==> amber <==
==> flow/design.v <==
module alu_top(clk, a, b, op, out, carry_out, over_flow, zero);
input clk;
input [31:0] a, b;
input [2:0] op;
output reg [31:0] out;
output reg carry_out, over_flow, zero;
reg [31:0] a_r, b_r;
reg [2:0] op_r;
wire [31:0] alu_out;
wire alu_carry_out, alu_over_flow, alu_zero;
ALU alu_core(a_r, b_r, op_r, alu_out, alu_carry_out, alu_over_flow, alu_zero);
always @(posedge clk) begin
	a_r <= a;
	b_r <= b;
	op_r <= op;
	out <= alu_out;
	carry_out <= alu_carry_out;
	over_flow <= alu_over_flow;
	zero <= alu_zero;
end
endmodule

module xorgate(a, b, out);
output[31:0] out;
input wire[31:0] a, b;
generate  
genvar index;
for (index = 0; index<32; index = index + 1)
	begin: xorgen
		xor xor1(out[index], a[index], b[index]);
	end
endgenerate
endmodule
module andgate(a, b, out);
output[31:0] out;
input[31:0] a, b;
generate  
genvar index;
for (index = 0; index<32; index = index + 1)
	begin: andgen
		and and1(out[index], a[index], b[index]);  
	end
endgenerate
endmodule
module orgate(a, b, out);
output[31:0] out;
input[31:0] a, b;
generate  
genvar index;
for (index = 0; index<32; index = index + 1)
	begin: orgen
		or or1(out[index], a[index], b[index]);
	end
endgenerate
endmodule
module adder(sum, carryout, a, b, carryin);
output sum, carryout;
input a, b, carryin;
xor sumbit(sum, a, b, carryin);
and bc(b_c, b, carryin);
and ac(a_c, a, carryin);
and ab(a_b, a, b);
or cout(carryout, b_c, a_c, a_b);
endmodule
module adder32Bit(addo, carryout, over_flow, A, B, carry_in);
output[31:0] addo;  
output carryout;  
output over_flow;  
input[31:0] A;  
input[31:0] B;  
input carry_in;
wire[31:0] carry_oarray;
adder adder_init (addo[0], carry_oarray[0], A[0], B[0], carry_in);
adder adder1 (addo[1], carry_oarray[1], A[1], B[1], carry_oarray[0]);
generate  
genvar index;
for (index = 2; index<32; index = index + 1)
	begin: add32b
	adder addergen (addo[index], carry_oarray[index], A[index], B[index], carry_oarray[index-1]);
	end
endgenerate
assign carryout = carry_oarray[31];
wire abxor, abcoutxor;
xor xor1(abxor, A[31], B[31]);
xor xor2(abcoutxor, carryout, abxor);
xor xor3(over_flow, addo[31], abcoutxor);
endmodule 
module slt(sum, overflow, slto);
input[31:0] sum;
input overflow;
output slto;
xor slt_xor(slto, sum[31], overflow);
endmodule
module structuralMultiplexer(out, mux_command, ando, oro, xoro, addo, slto);
output[31:0] out;
input[2:0] mux_command;  
input[31:0] ando;  
input[31:0] oro;  
input[31:0] xoro;  
input[31:0] addo;  
input slto;  
wire[2:0] inv_command;
wire[31:0] enableand, enableor, enablexor, enableadd;  
wire enableslt;  
not notCommand0(inv_command[0], mux_command[0]);  
not notCommand1(inv_command[1], mux_command[1]);
not notCommand2(inv_command[2], mux_command[2]);
and slt_and(enableslt, slto, inv_command[2], mux_command[1], inv_command[0]);
generate
genvar index;
for (index = 0; index<32; index = index + 1)
	begin: muxgen 
		and ando_and(enableand[index], ando[index], inv_command[2], mux_command[1], mux_command[0]);  
		and oro_and(enableor[index], oro[index], mux_command[2], inv_command[1], inv_command[0]);  
		and xoro_and(enablexor[index], xoro[index], inv_command[2], inv_command[1], mux_command[0]);  
		and addo_and(enableadd[index], addo[index], inv_command[2], inv_command[1], inv_command[0]);  
		or or1(out[index], enableand[index],  enableor[index], enablexor[index], enableadd[index], enableslt);  
	end
endgenerate
endmodule
module LUT(mux_command, a_inv, b_inv, carry_in, allow_overflow, addr);
output reg[2:0] mux_command;
output reg a_inv;
output reg b_inv;
output reg carry_in;
output reg allow_overflow;
input[2:0] addr;
always @ (addr) begin
	case(addr)
	3'd0: begin mux_command = 3'b000; a_inv = 0; b_inv = 0; carry_in = 0; allow_overflow = 1; end  
	3'd1: begin mux_command = 3'b000; a_inv = 0; b_inv = 1; carry_in = 1; allow_overflow = 1; end  
	3'd2: begin mux_command = 3'b001; a_inv = 0; b_inv = 0; carry_in = 0; allow_overflow = 1; end  
	3'd3: begin mux_command = 3'b010; a_inv = 0; b_inv = 1; carry_in = 1; allow_overflow = 0; end  
	3'd4: begin mux_command = 3'b011; a_inv = 0; b_inv = 0; carry_in = 0; allow_overflow = 1; end  
	3'd6: begin mux_command = 3'b011; a_inv = 1; b_inv = 1; carry_in = 0; allow_overflow = 1; end  
	3'd7: begin mux_command = 3'b100; a_inv = 0; b_inv = 0; carry_in = 0; allow_overflow = 1; end  
	3'd5: begin mux_command = 3'b100; a_inv = 1; b_inv = 1; carry_in = 0; allow_overflow = 1; end  
default: $display("Please check inputs");
endcase
end
endmodule
module ALU(a, b, addr, out, carry_out, over_flow, zero);
input[31:0] a, b;
input[2:0] addr;  
output[31:0] out;
output carry_out, over_flow, zero;
wire carry_in, b_inv;  
wire a_inv, allow_overflow;  
wire[2:0] mux_command;
wire[31:0] A, B;  
wire[31:0] addo, xoro, ando, oro;
wire slto;
LUT lookuptable(mux_command, a_inv, b_inv, carry_in, allow_overflow, addr);
generate
genvar index;
for (index = 0; index<32; index = index + 1)
	begin: abinv_gen
		xor a_invgen(A[index], a[index], a_inv);  
		xor b_invgen(B[index], b[index], b_inv);  
	end
endgenerate
andgate and_gate(A, B, ando);  
orgate or_gate(A, B, oro);  
xorgate xor_gate(A, B, xoro);  
adder32Bit add_gate(addo, carry_out, over_flow, A, B, carry_in);  
slt slt_gate(addo, over_flow, slto);
and allowoverflow_and(overflow, over_flow, allow_overflow);
structuralMultiplexer mux_structure(out, mux_command, ando, oro, xoro, addo, slto);
wire[31:0] equal;
generate  
genvar index1;
for (index1 = 0; index1 <32; index1 = index1+1)begin
                nor nor1(equal[index1], out[index1], 0);
end
endgenerate
and and1(zero, equal[0], equal[1], equal[2], equal[3],equal[4],equal[5],equal[6],equal[7],equal[8],equal[9],equal[10],equal[11],equal[12],equal[13],equal[14],equal[15],equal[16],equal[17],equal[18],equal[19],equal[20],equal[21],equal[22],equal[23],equal[24],equal[25],equal[26],equal[27],equal[28],equal[29],equal[30],equal[31]);
endmodule
==> flow/run.sh <==
#!/bin/bash
# the make line also repeats each setting of config.mk as NAME=value (left out here)
make -C /OpenROAD-flow-scripts/flow DESIGN_CONFIG=/design/flow/config.mk WORK_HOME=/design/flow/orfs CLKGATE_MAP_FILE= finish
==> flow/config.mk <==
export PLATFORM = sky130hd
export DESIGN_NAME = alu_top
export DESIGN_NICKNAME = alu_top
export VERILOG_FILES = /design/flow/design.v
export SDC_FILE = /design/flow/constraint.sdc
export NUM_CORES = 4
export LEC_CHECK = 0
export ABC_AREA = 0
export CAP_MARGIN = 15
export CELL_PAD_IN_SITES_DETAIL_PLACEMENT = 1
export CORE_ASPECT_RATIO = 1.15
export CORE_MARGIN = 7
export CORE_UTILIZATION = 71
export CTS_CLUSTER_DIAMETER = 145
export CTS_CLUSTER_SIZE = 82
export GPL_ROUTABILITY_DRIVEN = 1
export GPL_TIMING_DRIVEN = 0
export MAX_ROUTING_LAYER = met4
export PLACE_DENSITY_LB_ADDON = 0.07
export SLEW_MARGIN = 20
export TNS_END_PERCENT = 5
==> flow/constraint.sdc <==
create_clock -name core_clock -period 23.6 [get_ports {clk}]
set_input_delay 4.7200 -clock core_clock [delete_from_list [all_inputs] [get_ports {clk}]]
set_output_delay 4.7200 -clock core_clock [all_outputs]
set_load 0.01 [all_outputs]
==> inputs of indigo, as changes to amber <==
- CAP_MARGIN: 15 -> 35
- CELL_PAD_IN_SITES_DETAIL_PLACEMENT: 1 -> default
- CORE_ASPECT_RATIO: 1.15 -> default
- CORE_MARGIN: 7 -> 2
- CORE_UTILIZATION: 71 -> 66
- CTS_CLUSTER_DIAMETER: 145 -> default
- CTS_CLUSTER_SIZE: 82 -> 15
- GPL_ROUTABILITY_DRIVEN: 1 -> default
- GPL_TIMING_DRIVEN: 0 -> default
- MAX_ROUTING_LAYER: met4 -> default
- PLACE_DENSITY_LB_ADDON: 0.07 -> default
- TNS_END_PERCENT: 5 -> default
==> flow/constraint.sdc (replaced) <==
create_clock -name core_clock -period 12.4 [get_ports {clk}]
set_input_delay 2.4800 -clock core_clock [delete_from_list [all_inputs] [get_ports {clk}]]
set_output_delay 2.4800 -clock core_clock [all_outputs]
set_load 0.01 [all_outputs]
==> inputs of delta, as changes to amber <==
- ABC_AREA: 0 -> default
- CAP_MARGIN: 15 -> 20
- CELL_PAD_IN_SITES_DETAIL_PLACEMENT: 1 -> default
- CORE_ASPECT_RATIO: 1.15 -> default
- CORE_MARGIN: 7 -> 2
- CORE_UTILIZATION: 71 -> 40
- CTS_CLUSTER_DIAMETER: 145 -> default
- CTS_CLUSTER_SIZE: 82 -> default
- GPL_ROUTABILITY_DRIVEN: 1 -> default
- GPL_TIMING_DRIVEN: 0 -> default
- MAX_ROUTING_LAYER: met4 -> default
- PLACE_DENSITY_LB_ADDON: 0.07 -> default
- TNS_END_PERCENT: 5 -> default
==> flow/constraint.sdc (replaced) <==
create_clock -name core_clock -period 14.2 [get_ports {clk}]
set_input_delay 2.8400 -clock core_clock [delete_from_list [all_inputs] [get_ports {clk}]]
set_output_delay 2.8400 -clock core_clock [all_outputs]
set_load 0.01 [all_outputs]
==> notes <==
In delta the setup slack is better than in indigo, by 1500 ps.
Against delta, the clock power of indigo is smaller by about 13%.
Between indigo and delta, the lower non-clock buffer count is in delta (gap 26).
Worst hold slack: delta is worse than indigo (21 ps).
Maximum frequency: indigo is larger than delta (about 2%).
Of indigo and delta, delta has the higher sequential share of layout area (gap 0.79 points).
Die area: indigo < amber < delta.
Between indigo and delta, the lower final area is in delta (gap 3.2%, measured against delta).
amber ended with an error in 3_5_place_dp. delta ran to the end with no violations. indigo produced a layout that fails on negative setup slack.

========
==> inputs of v31 <==
RTL: the design.v shown in full above, as it stands there.
clock: 14.2 ns
lec_check: 0
cap_margin: 20
core_margin: 2
core_utilization: 18
slew_margin: 20
run.sh (not shown) runs the stock make flow with config.mk's settings and CLKGATE_MAP_FILE=.
==> v33: changes against v31 <==
Settings changed: ABC_AREA from default to 1, CORE_ASPECT_RATIO from default to 1.43, CORE_UTILIZATION 18 to 65, CTS_CLUSTER_DIAMETER from default to 256, CTS_CLUSTER_SIZE from default to 94, PLACE_DENSITY from default to 0.43.
==> flow/constraint.sdc (replaced) <==
create_clock -name core_clock -period 7.18 [get_ports {clk}]
set_input_delay 1.4360 -clock core_clock [delete_from_list [all_inputs] [get_ports {clk}]]
set_output_delay 1.4360 -clock core_clock [all_outputs]
set_load 0.01 [all_outputs]
==> summary of the runs <==
v31 completed with no timing, DRC or antenna violations. v33 reached the layout checks and failed them: negative setup slack. Of v31 and v33, v31 has the higher cell count (gap 28%, measured against v33). In v33 the utilization is higher than in v31, by 64 points. Global-route usage: v33 is higher than v31 (23 points). Clock-buffer cell count is the same in v31 and v33. Between v33 and v31, the lower maximum frequency is in v31 (gap 6.7%, measured against v31). Wire length: v31 is higher than v33 (11%). Sequential share of layout area: v33 is higher than v31 (1.2 points).
==> figures <==
|  | v31 | v33 |
|---|---|---|
| Cell area after layout | 8239 sq um | 7873 sq um |
| Area occupied by multi-input gates | 3714 sq um | 3503 sq um |
| Final setup TNS | 0 ns | -186.86 ns |
| Post-synthesis xor/xnor area fraction | 9.229% | 9.555% |
| Slowest CP cell | mux4_2 | fa_2 |
| Number of fillers in the final layout | 3,589 | 428 |
| Std-Cell Rows | 67 | 41 |
| Count of final setup violators | 0 | 35 |
| Outcome | complete, no violations | complete, but fails checks |
| Reasons for failing layout checks | - | negative setup slack |
| Routing usage on met2 | 16.64% | 61.06% |
| Fmax achieved | 0.07254 GHz | 0.07740 GHz |
| Final clock period utilization by the worst path | 97.08% | 179.9% |
| Non-clock buffer contribution to total cell area | 15.23% | 18.63% |
| Via count of the first global-routing pass | 4,979 | 5,625 |
| Setup repair after global routing missed its margin | false | true |
| Delay contributed by the slowest stage of the critical path | 0.49 ns | 0.42 ns |

========
==> inputs of exp/umber <==
Starts from the design.v that is shown in full above.
clock: 11.6 ns
lec_check: 0
abc_area: 1
cap_margin: 35
core_margin: 2
core_utilization: 72
cts_cluster_diameter: 380
cts_cluster_size: 16
place_density_lb_addon: 0.2
setup_slack_margin: -0.85
slew_margin: 20
==> exp/xenon (differences from exp/umber) <==
- ABC_AREA: 1 -> unset
- CAP_MARGIN: 35 -> 20
- CTS_CLUSTER_DIAMETER: 380 -> 256
- CTS_CLUSTER_SIZE: 16 -> 99
- PLACE_DENSITY: unset -> 0.39
- PLACE_DENSITY_LB_ADDON: 0.2 -> unset
- SETUP_SLACK_MARGIN: -0.85 -> 1.72
==> flow/constraint.sdc (replaced) <==
create_clock -name core_clock -period 7.18 [get_ports {clk}]
set_input_delay 1.4360 -clock core_clock [delete_from_list [all_inputs] [get_ports {clk}]]
set_output_delay 1.4360 -clock core_clock [all_outputs]
set_load 0.01 [all_outputs]
==> exp/zinc (differences from exp/umber) <==
- CORE_UTILIZATION: 72 -> 70
- CTS_CLUSTER_DIAMETER: 380 -> 373
- CTS_CLUSTER_SIZE: 16 -> 15
- PLACE_DENSITY: unset -> 0.8
- PLACE_DENSITY_LB_ADDON: 0.2 -> unset
- SETUP_SLACK_MARGIN: -0.85 -> unset
==> flow/constraint.sdc (replaced) <==
create_clock -name core_clock -period 11.4 [get_ports {clk}]
set_input_delay 2.2800 -clock core_clock [delete_from_list [all_inputs] [get_ports {clk}]]
set_output_delay 2.2800 -clock core_clock [all_outputs]
set_load 0.01 [all_outputs]
==> exp/cedar (differences from exp/umber) <==
- ABC_AREA: 1 -> unset
- CAP_MARGIN: 35 -> 20
- CORE_UTILIZATION: 72 -> 67
- CTS_CLUSTER_DIAMETER: 380 -> 256
- CTS_CLUSTER_SIZE: 16 -> 99
- PLACE_DENSITY: unset -> 0.71
- PLACE_DENSITY_LB_ADDON: 0.2 -> unset
- SETUP_SLACK_MARGIN: -0.85 -> unset
==> flow/constraint.sdc (replaced) <==
create_clock -name core_clock -period 7.18 [get_ports {clk}]
set_input_delay 1.4360 -clock core_clock [delete_from_list [all_inputs] [get_ports {clk}]]
set_output_delay 1.4360 -clock core_clock [all_outputs]
set_load 0.01 [all_outputs]
==> results <==
| quantity | exp/cedar | exp/zinc | exp/xenon | exp/umber |
|---|---|---|---|---|
| Setup bufs post-CTS | 4 | 3 | - | 12 |
| Run status | finished with violations | finished with violations | did not finish | did not finish |
| Last stage reached | - | - | 4_1_cts | 5_1_grt |
| Violated checks | negative setup slack | negative setup slack | - | - |
| Seq. pwr | 696 µW | 441 µW | - | - |
| Leading cell type by number of instances after synthesis | sky130_fd_sc_hd__dfxtp_1 | sky130_fd_sc_hd__nand2_1 | sky130_fd_sc_hd__dfxtp_1 | sky130_fd_sc_hd__nand2_1 |
| Final setup skew | 0.0118 ns | 0.0117 ns | - | - |
| Worst path setup slack after routing | -6.31 ns | -2.17 ns | - | - |
| Antenna Nets Post-Route | 0 | 0 | - | - |
| Number of maximum-capacitance violations | 0 | 0 | - | - |
| Switching power | 787 µW | 533 µW | - | - |
| Non-clock inverter instance count of the final layout | 79 | 101 | - | - |
| Area of all placed cells without fillers | 8250 µm² | 7780 µm² | - | - |
| Endpoint kind of the worst setup timing path | flip-flop | flip-flop | - | - |
| Number of filler cells placed in the layout | 391 | 236 | - | - |
| Mean instance size in the synthesized netlist | 9.62 µm² | 8.64 µm² | 9.62 µm² | 8.64 µm² |
| Fraction of power consumed by sequential logic | 32.1% | 33.1% | - | - |
| Total cells reported by yosys after synthesis | 641 | 690 | 641 | 690 |
| Post-Synth Adder-Cell Area | 24.1% | 24.9% | 24.1% | 24.9% |
| Uppermost layer routed | met4 | met4 | - | - |
| Overall via count from detail_route | 5446 | 5947 | - | - |
| Via density per instance | 5.95 | 6.40 | - | - |
| Pins over their slew limit | 0 | 0 | - | - |
| Most prevalent standard cell on the critical path | sky130_fd_sc_hd__fa_2 | sky130_fd_sc_hd__fa_2 | - | - |
| Startpoint of the most critical register-to-register path | alu_core.a_inv$_SDFF_PN0_ | alu_core.b_inv$_DFF_P_ | - | - |
| Total number of multi-input combinational cells | 419 | 454 | - | - |
| Critical Path Max Stage Delay | 0.51 ns | 0.45 ns | - | - |
| Endpoint of the worst register-to-register path | zero$_DFF_P_ | zero$_DFF_P_ | - | - |
| Number of buffers and inverters on the critical path | 4 | 3 | - | - |
Power is estimated from default activity; no workload was simulated.
